==> inputs of onyx <==
==> flow/design.v (excerpt) <==
module v_tile #(
    parameter width = 16,  
    parameter num_inputs = 4,  
    parameter num_regs = 16,  
    parameter total_inputs = num_inputs + num_inputs  
) (
    input wire clk,
    input wire reset,
    input wire on_off,  
    input wire write_en1,  
    output wire write_rdy1,
    input wire [num_inputs*width-1:0] w_data_in1,  
    output wire write_ack1,
    input wire write_en2,  
    output wire write_rdy2,
    input wire [num_inputs*width-1:0] w_data_in2,  
    output wire write_ack2,
    input wire write_en3,  
    output wire write_rdy3,
    input wire [width-1:0] w_data_in3,
    output wire write_ack3,
    output wire [num_inputs*width-1:0] adder_outputs,  
    output wire [3:0] dest_info,
    output wire adder_ack
);
    wire [total_inputs*width-1:0] adder_inputs;
    wire on_off_vector_fu;
    wire [15:0] config_in;
    mem #(
        .width(width),
        .num_regs(num_regs),
        .num_inputs(num_inputs)
    ) mem_inst (
        .clk(clk),
        .reset(reset),
        .on_off(on_off),
        .write_en1(write_en1),
        .write_rdy1(write_rdy1),
        .w_data_in1(w_data_in1),
        .write_ack1(write_ack1),
        .write_en2(write_en2),
        .write_rdy2(write_rdy2),
        .w_data_in2(w_data_in2),
        .write_ack2(write_ack2),
        .write_en3(write_en3),
        .write_rdy3(write_rdy3),
        .w_data_in3(w_data_in3),
        .write_ack3(write_ack3),
        .config_in(config_in),
        .adder_inputs(adder_inputs),
        .on_off_vector_fu(on_off_vector_fu)
    );
    adder_fu #(
        .width(width),
        .num_inputs(num_inputs)
    ) adder_fu_inst (
        .clk(clk),
        .reset(reset),
        .inputs(adder_inputs),  
        .on_off(on_off_vector_fu),  
        .config_in(config_in),
        .outputs(adder_outputs),
        .dest_info(dest_info),
        .ack(adder_ack)
    );
endmodule
clock: 7.45 ns
lec_check: 0
cap_margin: 0
cell_pad_in_sites_detail_placement: 0
cell_pad_in_sites_global_placement: 3
core_margin: 7
core_utilization: 65
cts_cluster_diameter: 213
cts_cluster_size: 90
gpl_routability_driven: 0
max_routing_layer: met4
place_density_lb_addon: 0.23
setup_slack_margin: 1.71
slew_margin: 40
tns_end_percent: 45
run.sh (not shown) runs the stock make flow with config.mk's settings and CLKGATE_MAP_FILE=.
==> yarrow (differences from onyx) <==
Settings changed: ABC_AREA set to 1, CAP_MARGIN 0 to 20, CELL_PAD_IN_SITES_DETAIL_PLACEMENT 0 to not set, CELL_PAD_IN_SITES_GLOBAL_PLACEMENT 3 to not set, CORE_MARGIN 7 to 5, CORE_UTILIZATION 65 to 40, CTS_CLUSTER_DIAMETER 213 to not set, CTS_CLUSTER_SIZE 90 to not set, MAX_ROUTING_LAYER met4 to not set, MIN_ROUTING_LAYER set to met2, PLACE_DENSITY_LB_ADDON 0.23 to not set, SETUP_SLACK_MARGIN 1.71 to not set, SLEW_MARGIN 40 to 20, TNS_END_PERCENT 45 to not set.
==> flow/constraint.sdc (replaced) <==
create_clock -name core_clock -period 4.5 [get_ports {clk}]
set_input_delay 0.9000 -clock core_clock [delete_from_list [all_inputs] [get_ports {clk}]]
set_output_delay 0.9000 -clock core_clock [all_outputs]
set_load 0.01 [all_outputs]
==> xenon (differences from onyx) <==
Settings changed: CAP_MARGIN 0 to 20, CELL_PAD_IN_SITES_DETAIL_PLACEMENT 0 to not set, CELL_PAD_IN_SITES_GLOBAL_PLACEMENT 3 to not set, CORE_MARGIN 7 to 2, CORE_UTILIZATION 65 to 40, CTS_CLUSTER_DIAMETER 213 to not set, CTS_CLUSTER_SIZE 90 to not set, GPL_ROUTABILITY_DRIVEN 0 to not set, MAX_ROUTING_LAYER met4 to not set, PLACE_DENSITY_LB_ADDON 0.23 to not set, SETUP_SLACK_MARGIN 1.71 to not set, SLEW_MARGIN 40 to 20, TNS_END_PERCENT 45 to not set.
==> flow/constraint.sdc (replaced) <==
create_clock -name core_clock -period 4.5 [get_ports {clk}]
set_input_delay 0.9000 -clock core_clock [delete_from_list [all_inputs] [get_ports {clk}]]
set_output_delay 0.9000 -clock core_clock [all_outputs]
set_load 0.01 [all_outputs]
==> summary of the runs <==
yarrow finished clean. xenon went through all stages and came out clean. onyx died in global placement without I/O (3_1_place_gp_skip_io). Between yarrow and xenon, the lower utilization is in yarrow (gap 4.6 points). In area after synthesis, xenon and onyx do not differ. In flip-flop count, yarrow and xenon do not differ. Between xenon and yarrow, the lower clock power is in yarrow (gap about 22%, measured against yarrow).
==> figures <==
quantity                                                                                                               onyx                             yarrow                              xenon
Run status                                                                                           stopped before the end            complete, no violations            complete, no violations
Stage where the flow stopped                                            global placement without I/O (3_1_place_gp_skip_io)                                  -                                  -
Reg-to-Reg Start                                                                                                          -  mem_inst.regfile1.registers[1][0]  mem_inst.regfile1.registers[2][0]
Vias in the first global route                                                                                            -                              16.9k                              11.0k
Register-to-register setup slack                                                                                          -                            1.71 ns                            1.12 ns
Power in sequential cells                                                                                                 -                          0.00199 W                          0.00197 W
Capture point of the worst path                                                                                           -         adder_fu_inst.adder4.c[15]         adder_fu_inst.adder4.c[15]
Worst Min Path Start                                                                                                      -          mem_inst.regfile1.wr_ack3          mem_inst.regfile1.wr_ack2
Post-synthesis share of cell area spent on and, or, nand and nor gates                                                28.4%                              26.8%                              28.4%
Flop Count                                                                                                                -                                215                                215
Grt peak-use layer                                                                                                        -                               met3                               met2

---

==> v37 <==
==> flow/design.v <==
module regfile #(
    parameter width = 16, 
    parameter num_regs = 16, 
    parameter num_inputs = 4,
    parameter total_inputs = num_inputs + num_inputs)(
    input wire clk,
    input wire reset,
    input wire ren,
    output reg [(total_inputs+1)*width-1:0] r_data,
    output reg r_data_vld,
    input wire wen1,
    input wire [num_inputs*width-1:0] w_data1,
    output reg wr_ack1,
    input wire wen2,
    input wire [num_inputs*width-1:0] w_data2,
    output reg wr_ack2,
    input wire wen3,
    input wire [width-1:0] w_data3,
    output reg wr_ack3
);
    reg [width-1:0] registers [0:num_regs-1];
    always @(*) begin
        if (ren) begin
            for (int i = 0; i <= total_inputs; i += 1 ) begin
                r_data[i*width +: width] = registers[i];  
            end
            r_data_vld = 1'b1;
        end else begin
            for (int i = 0; i <= total_inputs; i += 1) begin
                r_data[i*width +: width] = {width{1'b0}};  
            end
            r_data_vld = 1'b0;
        end
    end
    always @(posedge clk) begin
        wr_ack1 <= 1'b0;
        wr_ack2 <= 1'b0;
        wr_ack3 <= 1'b0;
        if (reset) begin
            for (int i = 0; i < num_regs; i = i + 1) begin
                registers[i] <= {width{1'b0}};
            end
        end else if (!ren) begin
            if (wen1) begin
                for (int i = 0; i < num_inputs; i += 1) begin
                    registers[i] <= w_data1[i*width +: width]; 
                end
                wr_ack1 <= 1'b1;
            end
            if (wen2) begin
                for (int i = 0; i < num_inputs; i += 1) begin
                    registers[i + num_inputs] <= w_data2[i*width +: width]; 
                end
                wr_ack2 <= 1'b1;
            end
            if (wen3) begin
                registers[total_inputs] <= w_data3;
                wr_ack3 <= 1'b1;
            end
        end
    end
endmodule
`timescale 1ns/1ps
module mem #(
    parameter width = 16,
    parameter num_regs = 16,
    parameter num_inputs = 4,
    parameter total_inputs = num_inputs + num_inputs
) (
    input wire clk,
    input wire reset,
    input wire on_off,  
    input wire write_en1,  
    output reg write_rdy1,
    input wire [num_inputs*width-1:0] w_data_in1,
    output wire write_ack1,
    input wire write_en2,  
    output reg write_rdy2,
    input wire [num_inputs*width-1:0] w_data_in2,
    output wire write_ack2,
    input wire write_en3,  
    output reg write_rdy3,
    input wire [width-1:0] w_data_in3,
    output wire write_ack3,
    output wire [width-1:0] config_in,
    output wire [total_inputs*width-1:0] adder_inputs,
    output wire on_off_vector_fu,  
    output wire r_data_vld
);
    reg write_reg_en1, write_reg_en2, write_reg_en3;
    wire [(total_inputs+1)*width-1:0] r_data_out;
    wire read_reg_en, writing;
    wire write_ack_wire1, write_ack_wire2, write_ack_wire3;
    always @(posedge clk) begin
        if (reset) begin
            write_reg_en1 <= 0;
            write_reg_en2 <= 0;
            write_reg_en3 <= 0;
            write_rdy1 <= 1'b1;
            write_rdy2 <= 1'b1;
            write_rdy3 <= 1'b1;
        end else begin
            write_reg_en1 <= 0;
            write_reg_en2 <= 0;
            write_reg_en3 <= 0;
            if (!on_off) begin
                write_rdy1 <= (!write_en1) ? 1'b1 : 1'b0;
                write_rdy2 <= (!write_en2) ? 1'b1 : 1'b0;
                write_rdy3 <= (!write_en3) ? 1'b1 : 1'b0;
                if (write_en1 && !write_ack1) 
                    write_reg_en1 <= 1;
                if (write_en2 && !write_ack2) 
                    write_reg_en2 <= 1;
                if (write_en3 && !write_ack3) 
                    write_reg_en3 <= 1;
            end else begin
                write_rdy1 <= 1'b0;
                write_rdy2 <= 1'b0;
                write_rdy3 <= 1'b0;
            end
        end
    end
    assign writing = (write_en1 || write_en2 || write_en3);
    assign write_ack1 = write_ack_wire1;
    assign write_ack2 = write_ack_wire2;
    assign write_ack3 = write_ack_wire3;
    assign on_off_vector_fu = on_off && !writing;
    assign read_reg_en = on_off_vector_fu;
    assign config_in = r_data_out[total_inputs*width +: width];
    genvar i;
    generate
        for (i = 0; i < total_inputs; i = i + 1) begin
            assign adder_inputs[i*width +: width] = r_data_out[i*width +: width];
        end
    endgenerate
    regfile #(
        .width(width),
        .num_regs(num_regs),
        .num_inputs(num_inputs)
    ) regfile1 (
        .clk(clk),
        .reset(reset),
        .ren(read_reg_en),
        .r_data(r_data_out),
        .r_data_vld(r_data_vld),
        .wen1(write_reg_en1),
        .w_data1(w_data_in1),
        .wr_ack1(write_ack_wire1),
        .wen2(write_reg_en2),
        .w_data2(w_data_in2),
        .wr_ack2(write_ack_wire2),
        .wen3(write_reg_en3),
        .w_data3(w_data_in3),
        .wr_ack3(write_ack_wire3)
    );
endmodule
module half_adder #(parameter width = 16) (
    input wire clk,
    input wire reset,
    input wire [width-1:0] a,
    input wire [width-1:0] b,
    output reg [width-1:0] c,
    output reg carry_out,
    output reg ack,
    input wire on_off
);
    always @(posedge clk) begin
        if (reset || !on_off) begin
            c <= {width{1'b0}};
            carry_out <= 1'b0;
            ack <= 1'b0;
        end else begin
            {carry_out, c} = a + b;
            ack <= 1'b1;
        end
    end
endmodule
module full_adder #(parameter width = 16) (
    input wire clk,
    input wire reset,
    input wire [width-1:0] a,
    input wire [width-1:0] b,
    input wire carry_in,
    output reg [width-1:0] c,
    output reg carry_out,
    output reg ack,
    input wire carry_listen,
    input wire on_off
);
    always @(posedge clk) begin
        if (reset || !on_off) begin
            c <= {width{1'b0}};
            carry_out <= 1'b0;
            ack <= 1'b0;
        end else begin
            if (carry_listen) begin
                {carry_out, c} = a + b + carry_in;
                ack <= 1'b1;
            end else begin
                {carry_out, c} = a + b;
                ack <= 1'b1;
            end
        end
    end
endmodule
`timescale 1ns/1ps
module adder_fu #(
    parameter width = 16,
    parameter num_inputs = 4,
    parameter total_inputs = num_inputs + num_inputs
) (
    input wire clk,
    input wire reset,
    input wire [total_inputs*width-1:0] inputs,
    input wire on_off,
    input wire [15:0] config_in,
    output wire [num_inputs*width-1:0] outputs,
    output wire [3:0] dest_info,
    output wire ack
);
    wire carry1, carry2, carry3, carry4;
    wire ack1, ack2, ack3, ack4;
    reg a1_on_off, a2_on_off, a3_on_off, a4_on_off;
    wire [1:0] adder_config;
    assign adder_config = config_in[1:0];
    assign dest_info = config_in[5:2];
    always @(posedge clk) begin
        if (reset) begin
            a1_on_off <= 1'b0;
            a2_on_off <= 1'b0;
            a3_on_off <= 1'b0;
            a4_on_off <= 1'b0;
        end else if (on_off) begin
            case (adder_config)
                2'd0: begin  
                    a1_on_off <= 1'b1;
                    a2_on_off <= 1'b1;
                    a3_on_off <= 1'b1;
                    a4_on_off <= 1'b1;
                end
                2'd1: begin  
                    a1_on_off <= 1'b1;
                    a2_on_off <= a1_on_off;
                    a3_on_off <= 1'b1;
                    a4_on_off <= a3_on_off;
                end
                2'd3: begin  
                    a1_on_off <= 1'b1;
                    a2_on_off <= a1_on_off;
                    a3_on_off <= a2_on_off;
                    a4_on_off <= a3_on_off;
                end
                default: begin
                    a1_on_off <= 1'b0;
                    a2_on_off <= 1'b0;
                    a3_on_off <= 1'b0;
                    a4_on_off <= 1'b0;
                end
            endcase
        end else begin
                a1_on_off <= 1'b0;
                a2_on_off <= 1'b0;
                a3_on_off <= 1'b0;
                a4_on_off <= 1'b0;
        end
    end
    assign ack = ack4;
    half_adder #( .width(width) ) adder1 (
        .clk(clk),
        .reset(reset),
        .a(inputs[0*width +: width]),
        .b(inputs[4*width +: width]),
        .c(outputs[0*width +: width]),
        .carry_out(carry1),
        .ack(ack1),
        .on_off(a1_on_off)
    );
    full_adder #( .width(width) ) adder2 (
        .clk(clk),
        .reset(reset),
        .a(inputs[1*width +: width]),
        .b(inputs[5*width +: width]),
        .c(outputs[1*width +: width]),
        .carry_in(carry1),
        .carry_out(carry2),
        .carry_listen(config_in[0]),
        .on_off(a2_on_off),
        .ack(ack2)
    );
    full_adder #( .width(width) ) adder3 (
        .clk(clk),    
        .reset(reset),
        .a(inputs[2*width +: width]),
        .b(inputs[6*width +: width]),
        .c(outputs[2*width +: width]),
        .carry_in(carry2),
        .carry_out(carry3),
        .carry_listen(config_in[1]),
        .on_off(a3_on_off),
        .ack(ack3)
    );
    full_adder #( .width(width) ) adder4 (
        .clk(clk),
        .reset(reset),
        .a(inputs[3*width +: width]),
        .b(inputs[7*width +: width]),
        .c(outputs[3*width +: width]),
        .carry_in(carry3),
        .carry_out(carry4),
        .carry_listen(config_in[0]),
        .on_off(a4_on_off),
        .ack(ack4)
    );
endmodule
`timescale 1ns/1ps
module v_tile #(
    parameter width = 16,  
    parameter num_inputs = 4,  
    parameter num_regs = 16,  
    parameter total_inputs = num_inputs + num_inputs  
) (
    input wire clk,
    input wire reset,
    input wire on_off,  
    input wire write_en1,  
    output wire write_rdy1,
    input wire [num_inputs*width-1:0] w_data_in1,  
    output wire write_ack1,
    input wire write_en2,  
    output wire write_rdy2,
    input wire [num_inputs*width-1:0] w_data_in2,  
    output wire write_ack2,
    input wire write_en3,  
    output wire write_rdy3,
    input wire [width-1:0] w_data_in3,
    output wire write_ack3,
    output wire [num_inputs*width-1:0] adder_outputs,  
    output wire [3:0] dest_info,
    output wire adder_ack
);
    wire [total_inputs*width-1:0] adder_inputs;
    wire on_off_vector_fu;
    wire [15:0] config_in;
    mem #(
        .width(width),
        .num_regs(num_regs),
        .num_inputs(num_inputs)
    ) mem_inst (
        .clk(clk),
        .reset(reset),
        .on_off(on_off),
        .write_en1(write_en1),
        .write_rdy1(write_rdy1),
        .w_data_in1(w_data_in1),
        .write_ack1(write_ack1),
        .write_en2(write_en2),
        .write_rdy2(write_rdy2),
        .w_data_in2(w_data_in2),
        .write_ack2(write_ack2),
        .write_en3(write_en3),
        .write_rdy3(write_rdy3),
        .w_data_in3(w_data_in3),
        .write_ack3(write_ack3),
        .config_in(config_in),
        .adder_inputs(adder_inputs),
        .on_off_vector_fu(on_off_vector_fu)
    );
    adder_fu #(
        .width(width),
        .num_inputs(num_inputs)
    ) adder_fu_inst (
        .clk(clk),
        .reset(reset),
        .inputs(adder_inputs),  
        .on_off(on_off_vector_fu),  
        .config_in(config_in),
        .outputs(adder_outputs),
        .dest_info(dest_info),
        .ack(adder_ack)
    );
endmodule
==> flow/run.sh <==
#!/bin/bash
# the make line also repeats each setting of config.mk as NAME=value (left out here)
make -C /OpenROAD-flow-scripts/flow DESIGN_CONFIG=/design/flow/config.mk WORK_HOME=/design/flow/orfs CLKGATE_MAP_FILE= finish
==> flow/config.mk <==
export PLATFORM = sky130hd
export DESIGN_NAME = v_tile
export DESIGN_NICKNAME = v_tile
export VERILOG_FILES = /design/flow/design.v
export SDC_FILE = /design/flow/constraint.sdc
export NUM_CORES = 4
export LEC_CHECK = 0
export CAP_MARGIN = 20
export CELL_PAD_IN_SITES_DETAIL_PLACEMENT = 0
export CORE_MARGIN = 2
export CORE_UTILIZATION = 65
export CTS_CLUSTER_DIAMETER = 29
export CTS_CLUSTER_SIZE = 46
export HOLD_SLACK_MARGIN = -0.09
export MAX_ROUTING_LAYER = met5
export PLACE_DENSITY_LB_ADDON = 0.25
export SETUP_SLACK_MARGIN = 1.31
export SLEW_MARGIN = 40
export TNS_END_PERCENT = 45
==> flow/constraint.sdc <==
create_clock -name core_clock -period 4.74 [get_ports {clk}]
set_input_delay 0.9480 -clock core_clock [delete_from_list [all_inputs] [get_ports {clk}]]
set_output_delay 0.9480 -clock core_clock [all_outputs]
set_load 0.01 [all_outputs]
==> inputs of v10, as changes to v37 <==
Settings changed: CELL_PAD_IN_SITES_DETAIL_PLACEMENT 0 to default, CORE_UTILIZATION 65 to 58, CTS_CLUSTER_DIAMETER 29 to default, CTS_CLUSTER_SIZE 46 to default, HOLD_SLACK_MARGIN -0.09 to default, MAX_ROUTING_LAYER met5 to default, PLACE_DENSITY_LB_ADDON 0.25 to default, SETUP_SLACK_MARGIN 1.31 to -0.22, SLEW_MARGIN 40 to 20, TNS_END_PERCENT 45 to default.
==> flow/constraint.sdc (replaced) <==
create_clock -name core_clock -period 2.97 [get_ports {clk}]
set_input_delay 0.5940 -clock core_clock [delete_from_list [all_inputs] [get_ports {clk}]]
set_output_delay 0.5940 -clock core_clock [all_outputs]
set_load 0.01 [all_outputs]
==> inputs of v20, as changes to v37 <==
Settings changed: ABC_AREA from default to 1, CELL_PAD_IN_SITES_DETAIL_PLACEMENT 0 to default, CORE_UTILIZATION 65 to 71, CTS_CLUSTER_DIAMETER 29 to 376, CTS_CLUSTER_SIZE 46 to 95, HOLD_SLACK_MARGIN -0.09 to default, MAX_ROUTING_LAYER met5 to default, PLACE_DENSITY_LB_ADDON 0.25 to default, SETUP_SLACK_MARGIN 1.31 to default, SLEW_MARGIN 40 to 20, TNS_END_PERCENT 45 to 10.
==> flow/constraint.sdc (replaced) <==
create_clock -name core_clock -period 2.71 [get_ports {clk}]
set_input_delay 0.5420 -clock core_clock [delete_from_list [all_inputs] [get_ports {clk}]]
set_output_delay 0.5420 -clock core_clock [all_outputs]
set_load 0.01 [all_outputs]
==> results <==
- v20 died in clock tree synthesis (4_1_cts), error DPL-0033. v10 produced a layout that fails on negative setup slack. v37 stopped in global routing (5_1_grt).
- Synthesized cell count is the same in v10 and v37.
- Between v37 and v20, the lower synthesized area is in v37 (gap about 3.2%, measured against v20).
- Die size: v20 < v37 < v10.
Power figures rest on the tool's default switching activity, not on a simulated workload.
